Design cpu, start of the top module:
module cpu 
	(output wire [7:0] address,
	 output wire [7:0] to_memory,
	 output wire write,
	 input wire [7:0] from_memory, 
     input wire clk, reset);
Size: roughly 51 flip-flops, ~5900 sq um of cells after synthesis.
make LEC_CHECK=0 ABC_AREA=1 CAP_MARGIN=20 CORE_ASPECT_RATIO=1.3 CORE_MARGIN=2 CORE_UTILIZATION=72 CTS_CLUSTER_DIAMETER=320 CTS_CLUSTER_SIZE=98 PLACE_DENSITY=0.86 SETUP_SLACK_MARGIN=0.91 SLEW_MARGIN=20 TNS_END_PERCENT=10 finish   # period 3.07 ns
run.sh (not shown) runs the stock make flow with config.mk's settings and CLKGATE_MAP_FILE=.
The first run failed in 5_1_grt.
Then changed:
- ABC_AREA: 1 -> unset
- CORE_ASPECT_RATIO: 1.3 -> unset
- CORE_UTILIZATION: 72 -> 23
- CTS_CLUSTER_DIAMETER: 320 -> unset
- CTS_CLUSTER_SIZE: 98 -> unset
- PLACE_DENSITY: 0.86 -> unset
- SETUP_SLACK_MARGIN: 0.91 -> unset
- TNS_END_PERCENT: 10 -> unset
- clock period: 3.07 -> 5.51 ns (I/O delays scaled with it)
What happened: The changed run ran to the end with no violations. Synthesized area goes up by about 4.4%. Synthesized cell count falls by about 13%. Die area went up to 3.1 times its value.
Then changed:
- CORE_UTILIZATION: 23 -> 63
- CTS_CLUSTER_SIZE: unset -> 42
- clock period: 5.51 -> 2.84 ns (I/O delays scaled with it)
Result:
- Now the flow failed in 5_1_grt, error GRT-0232
- area after synthesis is unchanged
- synthesized cell count stays the same
- die area goes down by about 60%
Then changed:
- CORE_UTILIZATION: 63 -> 70
- CTS_CLUSTER_SIZE: 42 -> 14
- clock period: 2.84 -> 2.78 ns (I/O delays scaled with it)
=>
- The changed run ended with an error in 5_1_grt, error GRT-0116
- area after synthesis stays the same
- synthesized cell count does not change
- die size decreases by roughly a tenth

---

cpu again, from the RTL that the note above started with.
==> flow/config.mk <==
export PLATFORM = sky130hd
export DESIGN_NAME = cpu
export DESIGN_NICKNAME = cpu
export VERILOG_FILES = /design/flow/design.v
export SDC_FILE = /design/flow/constraint.sdc
export NUM_CORES = 4
export LEC_CHECK = 0
export ABC_AREA = 1
export CAP_MARGIN = 20
export CORE_ASPECT_RATIO = 1.3
export CORE_MARGIN = 2
export CORE_UTILIZATION = 72
export CTS_CLUSTER_DIAMETER = 320
export CTS_CLUSTER_SIZE = 98
export PLACE_DENSITY = 0.35
export SETUP_SLACK_MARGIN = 0.9
export SLEW_MARGIN = 20
export TNS_END_PERCENT = 5
==> flow/constraint.sdc <==
create_clock -name core_clock -period 3.07 [get_ports {clk}]
set_input_delay 0.6140 -clock core_clock [delete_from_list [all_inputs] [get_ports {clk}]]
set_output_delay 0.6140 -clock core_clock [all_outputs]
set_load 0.01 [all_outputs]
The baseline aborted during global routing, error GRT-0232.
Then changed:
- ABC_AREA: 1 -> unset
- CORE_ASPECT_RATIO: 1.3 -> unset
- CORE_UTILIZATION: 72 -> 40
- CTS_CLUSTER_DIAMETER: 320 -> unset
- CTS_CLUSTER_SIZE: 98 -> unset
- PLACE_DENSITY: 0.35 -> unset
- SETUP_SLACK_MARGIN: 0.9 -> unset
- TNS_END_PERCENT: 5 -> unset
- clock period: 3.07 -> 8.0 ns (I/O delays scaled with it)
After rerunning:
- Now the flow produced a clean layout
- die size goes up by 84%
- synthesized cell count goes down by about 13%
- synthesized area climbs by about 4.4%
Then changed:
- CAP_MARGIN: 20 -> 30
- CORE_UTILIZATION: 40 -> 56
Result: First-iteration DRC count shrinks by 7.1%. Flip-flop count does not change. Global-route usage came out higher by 9.4 points. Total power goes down by 2.9%.
Then changed:
- ABC_AREA: unset -> 1
- CTS_CLUSTER_DIAMETER: unset -> 221
- SETUP_SLACK_MARGIN: unset -> 1.0
Worst setup slack improves by 0.89 ns; core utilization rose by 2.3 points; wire length fell by roughly a tenth; combinational power fell by about a fifth; sequential power fell by about a fifth; worst hold slack degrades by 0.053 ns; global-route usage fell by 1.9 points; die area fell by a few percent; design area fell slightly; power fell by about a fifth.
Power is estimated from default activity; no workload was simulated.
